== exp/indigo ==
==> flow/design.v (excerpt) <==
module uart_edge_detection (
    input logic clk,           
    input logic rst_n,         
    input logic uart_rx,       
    output logic uart_tx,      
    output logic led_rx,       
    output logic led_tx,       
    output logic data_ready    
);
Size in the first run: about 1,200 cells after synthesis, roughly 7 I/O pins, ~13,000 µm² of cells after synthesis.
export LEC_CHECK = 0
export CAP_MARGIN = 35
export CELL_PAD_IN_SITES_DETAIL_PLACEMENT = 0
export CELL_PAD_IN_SITES_GLOBAL_PLACEMENT = 0
export CORE_MARGIN = 2
export CORE_UTILIZATION = 72
export CTS_CLUSTER_DIAMETER = 240
export PLACE_DENSITY_LB_ADDON = 0.0
export SETUP_SLACK_MARGIN = 0.97
export SLEW_MARGIN = 20
create_clock -name core_clock -period 3.37 [get_ports {clk}]
run.sh (not shown) runs the stock make flow with config.mk's settings and CLKGATE_MAP_FILE=.
exp/indigo | status: complete | timing, DRC, antenna: pass
> inputs changed (exp/indigo -> exp/cedar)
Settings: removing SETUP_SLACK_MARGIN (formerly 0.97); changing CORE_UTILIZATION from 72 to 70; removing PLACE_DENSITY_LB_ADDON (formerly 0.0); setting CTS_CLUSTER_SIZE to 15 for the first time; setting HOLD_SLACK_MARGIN to -0.0 for the first time; setting PLACE_DENSITY to 0.89 for the first time; changing the clock period (ns, I/O delays scaled along) from 3.37 to 3.19.
### Flow results
Against exp/indigo, first-pass GRT wire length in exp/cedar came out worse.
Status | exp/indigo and exp/cedar | clean except exp/cedar
No crash in exp/cedar: every stage finished, but the layout fails its final checks due to negative setup slack.
Wire length: exp/cedar higher than exp/indigo
exp/cedar -> exp/indigo: hold-fix buffer count after cts delta 0, exact match
Input changes introduced in exp/nickel (baseline for comparison: exp/cedar):
Settings: CAP_MARGIN changed from 35 to 20; CELL_PAD_IN_SITES_GLOBAL_PLACEMENT removed (was 0); HOLD_SLACK_MARGIN removed (was -0.0); CORE_UTILIZATION changed from 70 to 72; CELL_PAD_IN_SITES_DETAIL_PLACEMENT removed (was 0); PLACE_DENSITY changed from 0.89 to 0.38; SETUP_SLACK_MARGIN newly set to 0.41; CTS_CLUSTER_DIAMETER removed (was 240); CTS_CLUSTER_SIZE changed from 15 to 21.
Results
- Compared with exp/cedar, exp/nickel ends up with a larger final cell area.
- Per the comparison of exp/nickel with exp/cedar, worst hold slack now smaller, detailed placement HPWL now smaller, clock tree buffer depth comparable.
- Per the comparison of exp/nickel with exp/cedar, non-clock buffer count climbed 40%; upper clock frequency limit grew by 4.3%; count of clock-buffer cells in the layout shrank by 2.
- From exp/nickel to exp/cedar, critical path depth did not move at all.
- Proportion of power drawn by combinational gates: exp/nickel lower than exp/cedar
- Every stage of the flow completed for exp/nickel, and the final layout passed the timing, design-rule and antenna checks.
For exp/pepper, these inputs were changed with respect to exp/nickel:
Settings: swapping 21 for 10 in CTS_CLUSTER_SIZE; swapping 0.41 for 0.76 in SETUP_SLACK_MARGIN.
### Flow results
In exp/pepper relative to exp/nickel, routed length on met3 had gone down by a few percent. Changes observed in exp/pepper relative to exp/nickel: number of gates on the worst path with buffers counted about even; post-layout utilization of the core went down by 0.19 points; clock period minus final worst setup slack went down by 0.12 ns. Against exp/nickel, number of buffers added for setup after CTS in exp/pepper fell by a little under 10%. Wire length reported by the detailed router: exp/nickel vs exp/pepper — no meaningful difference. Comparing exp/pepper against exp/nickel, there is no change at all in total cells reported by yosys after synthesis. Delta (exp/pepper minus exp/nickel): largest driver fanout on the critical path essentially unchanged; via count essentially unchanged; proportion of power drawn by flip-flops and latches increased 1.6 points; clock network contribution to total cell area decreased 0.42 points.

run A:
Starting RTL as in the previous note.
## uart_edge_detection
module uart_edge_detection (
    input logic clk,           
    input logic rst_n,         
    input logic uart_rx,       
    output logic uart_tx,      
    output logic led_rx,       
    output logic led_tx,       
    output logic data_ready    
);
clock: 9.31 ns
lec_check: 0
abc_area: 1
cap_margin: 0
core_aspect_ratio: 1.41
core_margin: 10
core_utilization: 25
cts_cluster_diameter: 175
cts_cluster_size: 90
gpl_timing_driven: 0
max_routing_layer: met5
place_density_lb_addon: 0.11
setup_slack_margin: 0.56
slew_margin: 20
Run A ended with every stage complete and zero timing, DRC or antenna violations.
### run A -> run B
- changing CAP_MARGIN from 0 to 20
- removing ABC_AREA (formerly 1)
- removing CORE_ASPECT_RATIO (formerly 1.41)
- changing SETUP_SLACK_MARGIN from 0.56 to 0.99
- changing CORE_UTILIZATION from 25 to 40
- changing MAX_ROUTING_LAYER from met5 to met4
- removing CTS_CLUSTER_SIZE (formerly 90)
- removing PLACE_DENSITY_LB_ADDON (formerly 0.11)
- changing CTS_CLUSTER_DIAMETER from 175 to 197
- changing the clock period (ns, I/O delays scaled along) from 9.31 to 9.88
[summary]
NOTE number of core rows run A->run B decreased by more than a quarter
Run B ends up with a combinational gate area that is 180 µm² higher than in run A.
Run B against run A; sum of met2 wire segment lengths after detailed routing is down by more than a quarter.
[inputs] run C vs run B
- CORE_MARGIN: 10 -> 2
- SETUP_SLACK_MARGIN: 0.99 -> 0.41
- GPL_TIMING_DRIVEN: 0 -> unset
- CTS_CLUSTER_DIAMETER: 197 -> unset
- MAX_ROUTING_LAYER: met4 -> unset
- CORE_UTILIZATION: 40 -> 72
- the clock period (ns, I/O delays scaled along): 9.88 -> 3.19
Results
The area added between synthesis and finish number comes out lower for run B vs run C.
The relative contribution of combinational cells to total power reported for run C is greater than that of run B by 0.3 points.
On chip height, the higher figure sits with run B, not run C.
The path class of the lowest-slack min-delay path comes out input port to asynchronous set/reset pin in one run and flip-flop to flip-flop in the other, namely in run C and run B respectively.
Hold slack: run C < run B
Between run C and run B, the fmax is higher for run C.
In the tables for run C and run B, number of gates resized after CTS reads higher with run C.
Going from run B to run C, largest driver fanout on the critical path shows a reduction of 4, via count shows an increase of 923, worst slew slack as a fraction of its limit shows a reduction of 10 points, met1 layer usage reported by global route shows an increase of 23 points.
Post-route non-filler standard cell count is higher on run B
> inputs changed (run C -> run D)
- SETUP_SLACK_MARGIN now 0.76, was 0.41
- CTS_CLUSTER_SIZE now 10, previously not set
==> comparison <==
Run D: done, clean on timing, DRC and antenna. Switching fraction of total power was higher in run C than in run D. Via count of the first global-routing pass, run C and run D: smaller value in run D. Taking run C as the reference, in run D total power moved down, final setup skew decreased 0.0055 ns, global-route usage saw a decrease.
diff inputs: run D => run E
- changing CTS_CLUSTER_SIZE from 10 to 72
- setting ABC_AREA to 1 for the first time
- changing CAP_MARGIN from 20 to 40
- changing SETUP_SLACK_MARGIN from 0.76 to 0.32
- setting CTS_CLUSTER_DIAMETER to 26 for the first time
- setting PLACE_DENSITY to 0.4 for the first time
Run D went all the way through synthesis, placement and routing and the layout is clean on timing, DRC and antenna.
The flow completed for run E, but it is not clean: the layout still shows setup timing.
Run E vs run D, fraction of area in multi-input gates went down by 2.2 points.
Looking at post-synth area from yosys stat across run E and run D, the one that comes out higher is run E.
Comparing run E and run D, the lower clock-buffer cell count is on run D.
Taking run D over run E, the routed metal-1 wire length ratio works out to 0.892.
Diff run D -> run E: met3 layer usage reported by global route shows an increase of 1.4 points; worst slew margin relative to its limit climbed 0.30 points; worst setup slack decreased 0.23 ns.
> inputs changed (run E -> run F)
- setting HOLD_SLACK_MARGIN to -0.0 for the first time
- changing CTS_CLUSTER_DIAMETER from 26 to 240
- changing CAP_MARGIN from 40 to 35
- removing PLACE_DENSITY (formerly 0.4)
- setting PLACE_DENSITY_LB_ADDON to 0.13 for the first time
- setting CELL_PAD_IN_SITES_GLOBAL_PLACEMENT to 0 for the first time
- setting CELL_PAD_IN_SITES_DETAIL_PLACEMENT to 0 for the first time
Findings:
Run E -> run F: global-route congestion overflow total delta 0, exact match. In run F the implementation completed, yet the final layout does not meet the checks, the culprit being setup timing. ~same clock skew in run E and run F. The higher number of antenna violations at the first check in global routing came out of run F.
Power is estimated from default activity; no workload was simulated.
